==> v31 <==
## interpolation
module interpolation (
    input           clk,
    input           RST,
    input           START,
    input   [5:0]   H0,
    input   [5:0]   V0,
    input   [3:0]   SW,
    input   [3:0]   SH,
    output          REN,
    input   [7:0]   R_DATA,
    output  [11:0]  ADDR,
    output  [7:0]   O_DATA,
    output          O_VALID
);
Settings: LEC_CHECK=0, CAP_MARGIN=20, CORE_MARGIN=2, CORE_UTILIZATION=60, CTS_CLUSTER_DIAMETER=306, CTS_CLUSTER_SIZE=97, PLACE_DENSITY=0.43, SETUP_SLACK_MARGIN=-0.49, SLEW_MARGIN=20; clock period 14.5 ns.
run.sh (not shown) runs the stock make flow with config.mk's settings and CLKGATE_MAP_FILE=.
==> v7 (differences from v31) <==
Settings changed: CORE_UTILIZATION 60 to 40, CTS_CLUSTER_DIAMETER 306 to not set, CTS_CLUSTER_SIZE 97 to not set, PLACE_DENSITY 0.43 to not set, SETUP_SLACK_MARGIN -0.49 to not set.
==> flow/constraint.sdc (replaced) <==
create_clock -name core_clock -period 42.4 [get_ports {clk}]
set_input_delay 8.4800 -clock core_clock [delete_from_list [all_inputs] [get_ports {clk}]]
set_output_delay 8.4800 -clock core_clock [all_outputs]
set_load 0.01 [all_outputs]
==> notes <==
Synthesized area is the same in v7 and v31. In total power, v31 is at 3.0 times the value of v7. In v31 the utilization is higher than in v7, by 28 points. Global-route usage: v31 is higher than v7 (9.3 points). Flip-flop count is the same in v7 and v31. v31 finished but fails on negative setup slack. v7 finished clean. In v7 the worst setup slack is higher than in v31, by 7200 ps.

==> garnet: inputs <==
==> flow/design.v <==
module interpolation (
    input           clk,
    input           RST,
    input           START,
    input   [5:0]   H0,
    input   [5:0]   V0,
    input   [3:0]   SW,
    input   [3:0]   SH,
    output          REN,
    input   [7:0]   R_DATA,
    output  [11:0]  ADDR,
    output  [7:0]   O_DATA,
    output          O_VALID
);
reg [5:0] reg_H0, reg_H0_next;
reg [5:0] reg_V0, reg_V0_next;
reg [3:0] reg_SW, reg_SW_next;
reg [3:0] reg_SH, reg_SH_next;
reg [11:0] reg_ADDR, reg_ADDR_next;
reg        output_valid, output_valid_next;  
reg        done, done_next;  
assign ADDR = reg_ADDR;
assign REN = 1'b0;
assign O_VALID = output_valid;
reg [9:0] width_sum, width_sum_next;
reg [9:0] height_sum, height_sum_next;
wire [5:0] X_lower, X_upper, Y_lower, Y_upper;
reg [5:0] last_y_row, last_y_row_next;  
reg x_divide, y_divide, x_divide_next, y_divide_next;
assign X_lower = width_sum[9:4];
assign X_upper = x_divide_next ? width_sum[9:4] : width_sum[9:4] + 1;
assign Y_lower = height_sum[9:4];
assign Y_upper = y_divide_next ? height_sum[9:4] : height_sum[9:4] + 1;
wire [5:0] next_X_lower, next_X_upper, next_Y_lower, next_Y_upper;
assign next_X_lower = width_sum_next[9:4];
assign next_X_upper = (width_sum_next[3:0] == 0) ? width_sum_next[9:4] : width_sum_next[9:4] + 1;
assign next_Y_lower = height_sum_next[9:4];
assign next_Y_upper = (height_sum_next[3:0] == 0) ? height_sum_next[9:4] : height_sum_next[9:4] + 1;
reg [3:0] x_ratio, x_ratio_next;  
reg [3:0] y_ratio, y_ratio_next;  
wire [7:0] left_margin, right_margin;
reg [7:0] data_y_lower [0:1];
reg [7:0] data_y_lower_next [0:1];
reg [7:0] data_y_upper [0:1];
reg [7:0] data_y_upper_next [0:1];
reg [4:0] count_cycle, count_cycle_next;
reg [1:0] pre_pre_state, pre_state, state, state_next;
wire pre_pre_state_is_11, pre_pre_state_is_10, pre_pre_state_is_01, pre_pre_state_is_00;
assign pre_pre_state_is_11 = pre_pre_state[1] & pre_pre_state[1];
assign pre_pre_state_is_00 = ~pre_pre_state[1] & ~pre_pre_state[0];
wire [5:0] x_ADDR, y_ADDR;
assign x_ADDR = state[1] ? X_upper : X_lower;
assign y_ADDR = state[0] ? Y_upper : Y_lower;
    Cal_Interpolation cal_inter_left (
        .DATA_1(data_y_lower[0]),
        .DATA_2(data_y_upper[0]),
        .ratio(y_ratio),
        .Out_DATA(left_margin)
    );
    Cal_Interpolation cal_inter_right (
        .DATA_1(data_y_lower[1]),
        .DATA_2(data_y_upper[1]),
        .ratio(y_ratio),
        .Out_DATA(right_margin)
    );
    Cal_Interpolation cal_inter (
        .DATA_1(left_margin),
        .DATA_2(right_margin),
        .ratio(x_ratio),
        .Out_DATA(O_DATA)
    );
always @(*)begin
    count_cycle_next = count_cycle;
    case(state)
        2'b00: begin
            if(y_divide_next | x_divide_next) begin
                state_next = 2'b11;
            end
            else begin
                state_next = 2'b01;
            end
        end
        2'b01: begin
            state_next = 2'b10;
        end
        2'b10: begin
            state_next = 2'b11;
        end
        2'b11: begin
            count_cycle_next = (count_cycle == 5'd16) ? 0 : count_cycle + 1;
            if(X_lower == next_X_lower && Y_upper == next_Y_upper) begin
                state_next = (X_upper == next_X_upper) ? 2'b11 : 2'b01;
            end
            else if(X_upper == next_X_lower) begin
                state_next = 2'b10;
            end
            else begin
                state_next = 2'b00;
            end
        end
    endcase
end
always @(*)begin
    reg_ADDR_next[5:0] = x_ADDR + reg_H0;
    reg_ADDR_next[11:6] = y_ADDR + reg_V0;
    output_valid_next = pre_state[1] & pre_state[0];
end
always @(*)begin
    case(pre_state)
        2'b00: begin
            data_y_lower_next[0] = R_DATA;
            data_y_lower_next[1] = x_divide ? R_DATA : data_y_lower[1];
            data_y_upper_next[0] = y_divide ? R_DATA : data_y_upper[0];
            data_y_upper_next[1] = data_y_upper[1];
        end
        2'b01: begin
            data_y_upper_next[0] = R_DATA;
            data_y_lower_next[0] = data_y_lower[0];
            data_y_lower_next[1] = data_y_lower[1];
            data_y_upper_next[1] = data_y_upper[1];
        end
        2'b10: begin
            data_y_lower_next[1] = R_DATA;
            data_y_lower_next[0] = pre_pre_state_is_11 ? data_y_lower[1] : data_y_lower[0];  
            data_y_upper_next[0] = pre_pre_state_is_11 ? data_y_upper[1] : data_y_upper[0];
            data_y_upper_next[1] = data_y_upper[1];
        end
        2'b11: begin
            data_y_upper_next[1] = R_DATA;
            data_y_lower_next[1] = y_divide ? R_DATA : data_y_lower[1];
            data_y_upper_next[0] = x_divide ? R_DATA : data_y_upper[0];
            data_y_lower_next[0] = y_divide ? data_y_upper[0] :
                                    x_divide ? data_y_lower[1] : data_y_lower[0];
        end
    endcase
end
always @(*)begin
    if(START) begin
        reg_H0_next = H0;
        reg_V0_next = V0;
        reg_SW_next = SW - 1;
        reg_SH_next = SH - 1;
    end
    else begin
        reg_H0_next = reg_H0;
        reg_V0_next = reg_V0;
        reg_SW_next = reg_SW;
        reg_SH_next = reg_SH;
    end
end
always @(*)begin
    if(state == 2'b11) begin
        if(count_cycle == 5'd16) begin
            width_sum_next = 0;
            height_sum_next = height_sum + reg_SH;
        end
        else begin
            width_sum_next = width_sum + reg_SW;
            height_sum_next = height_sum;
        end
    end
    else begin
        width_sum_next = width_sum;
        height_sum_next = height_sum;
    end
    x_divide_next = (width_sum[3:0] == 0);
    y_divide_next = (height_sum[3:0] == 0);
    x_ratio_next = width_sum[3:0];
    y_ratio_next = height_sum[3:0];
    if(height_sum[9:4] == reg_V0_next) begin
        done_next = 0;
    end
    else begin
        done_next = 1;
    end
end
always @(negedge clk) begin
    reg_ADDR <= reg_ADDR_next;
    data_y_lower[0] <= data_y_lower_next[0];
    data_y_lower[1] <= data_y_lower_next[1];
    data_y_upper[0] <= data_y_upper_next[0];
    data_y_upper[1] <= data_y_upper_next[1];
    output_valid <= output_valid_next;
end
always @(posedge clk) begin
    if(RST | START) begin
        width_sum <= 0;
        height_sum <= 0;
        state <= 2'b00;
        pre_state <= 2'b00;
        pre_pre_state <= 2'b00;
        x_divide <= 0;
        y_divide <= 0;
        x_ratio <= 0;
        y_ratio <= 0;
        done <= 1;
        count_cycle <= 0;
    end
    else begin
        width_sum <= width_sum_next;
        height_sum <= height_sum_next;
        state <= state_next;
        pre_state <= state;
        pre_pre_state <= pre_state;
        x_divide <= x_divide_next;
        y_divide <= y_divide_next;
        x_ratio <= x_ratio_next;
        y_ratio <= y_ratio_next;
        done <= done_next;
        count_cycle <= count_cycle_next;
    end
    reg_H0 <= reg_H0_next;
    reg_V0 <= reg_V0_next;
    reg_SW <= reg_SW_next;
    reg_SH <= reg_SH_next;
end
endmodule
module Cal_Interpolation (
    input   [7:0]   DATA_1,
    input   [7:0]   DATA_2,
    input   [3:0]   ratio,
    output  [7:0]   Out_DATA
);
    reg [3:0] flip_ratio;
    wire [7:0] d1_3, d1_2, d1_1, d1_0, d2_3, d2_2, d2_1, d2_0;
    wire [11:0] output_inter;
    assign d1_3 = {8{flip_ratio[3]}} & DATA_1;
    assign d1_2 = {8{flip_ratio[2]}} & DATA_1;
    assign d1_1 = {8{flip_ratio[1]}} & DATA_1;
    assign d1_0 = {8{flip_ratio[0]}} & DATA_1;
    assign d2_3 = {8{ratio[3]}} & DATA_2;
    assign d2_2 = {8{ratio[2]}} & DATA_2;
    assign d2_1 = {8{ratio[1]}} & DATA_2;
    assign d2_0 = {8{ratio[0]}} & DATA_2;
    assign output_inter = {d1_3, 3'b000} + {d1_2, 2'b00} + {d1_1, 1'b0} + d1_0 
                        + {d2_3, 3'b000} + {d2_2, 2'b00} + {d2_1, 1'b0} + d2_0 ;
    assign Out_DATA = (ratio == 4'b0000) ? DATA_1 : output_inter[11:4];
    always @(*)begin
        flip_ratio = ~ratio[3:0] + 1;
    end
endmodule
==> flow/run.sh <==
#!/bin/bash
# the make line also repeats each setting of config.mk as NAME=value (left out here)
make -C /OpenROAD-flow-scripts/flow DESIGN_CONFIG=/design/flow/config.mk WORK_HOME=/design/flow/orfs CLKGATE_MAP_FILE= finish
==> flow/config.mk <==
export PLATFORM = sky130hd
export DESIGN_NAME = interpolation
export DESIGN_NICKNAME = interpolation
export VERILOG_FILES = /design/flow/design.v
export SDC_FILE = /design/flow/constraint.sdc
export NUM_CORES = 4
export LEC_CHECK = 0
export ABC_AREA = 1
export CAP_MARGIN = 20
export CORE_ASPECT_RATIO = 0.5
export CORE_MARGIN = 7
export CORE_UTILIZATION = 57
export CTS_CLUSTER_DIAMETER = 220
export CTS_CLUSTER_SIZE = 90
export MAX_ROUTING_LAYER = met4
export PLACE_DENSITY_LB_ADDON = 0.06
export SLEW_MARGIN = 15
export TNS_END_PERCENT = 10
==> flow/constraint.sdc <==
create_clock -name core_clock -period 17.4 [get_ports {clk}]
set_input_delay 3.4800 -clock core_clock [delete_from_list [all_inputs] [get_ports {clk}]]
set_output_delay 3.4800 -clock core_clock [all_outputs]
set_load 0.01 [all_outputs]
==> inputs of cedar, as changes to garnet <==
- CORE_ASPECT_RATIO: 0.5 -> not set
- CORE_MARGIN: 7 -> 2
- CORE_UTILIZATION: 57 -> 67
- CTS_CLUSTER_DIAMETER: 220 -> 24
- CTS_CLUSTER_SIZE: 90 -> 60
- PLACE_DENSITY_LB_ADDON: 0.06 -> not set
- SETUP_SLACK_MARGIN: not set -> -0.32
- TNS_END_PERCENT: 10 -> not set
==> flow/constraint.sdc (replaced) <==
create_clock -name core_clock -period 20.5 [get_ports {clk}]
set_input_delay 4.1000 -clock core_clock [delete_from_list [all_inputs] [get_ports {clk}]]
set_output_delay 4.1000 -clock core_clock [all_outputs]
set_load 0.01 [all_outputs]
==> results.toml <==
# yosys + openroad results
[drt]
met2_wirelength_mm = 13.2
routed_via_density = 5.29
met1_length_mm = 9.93

[cells_and_area]
comb_share_pct = 55.1
fin_util_pct = 81.7
layout.nonclk_buf_share_pct = 9.69
nFillCells = 1083

[grt]
use_met2_pct = 53.4
grt_pass1_vias = 9497

[outcome]
outcome = "finished with violations"
check-failures = "negative setup slack"

[power]
clkPwrFrac_pct = 40.0
seq-power_mw = 0.242
pwr-share-seq_pct = 45.1

[die]
rows = 46

[timing]
relSlewSlack_pct = 31.0
setup_viol = 8
worst_slack_ps = -2320

[placement]
gp_congestion = 0.951
the above is filed under cedar

==> results.toml <==
# yosys + openroad results
[timing]
setup_viol = 8
worst_slack_ps = -3000
relSlewSlack_pct = 29.7

[power]
clkPwrFrac_pct = 38.0
pwr-share-seq_pct = 46.3

[outcome]
outcome = "finished with violations"
check-failures = "negative setup slack"

[drt]
met1_length_mm = 11.6
met2_wirelength_mm = 12.3

[cells_and_area]
comb_share_pct = 54.6
layout.nonclk_buf_share_pct = 10.1
nFillCells = 1553

[grt]
use_met2_pct = 38.6
grt_pass1_vias = 9279

[clocking]
clock_path_buffers = 2

[worst_setup_path]
cp_slowest_cell = "fa_1"

[die]
rows = 35
the above is filed under garnet

Power figures rest on the tool's default switching activity, not on a simulated workload.
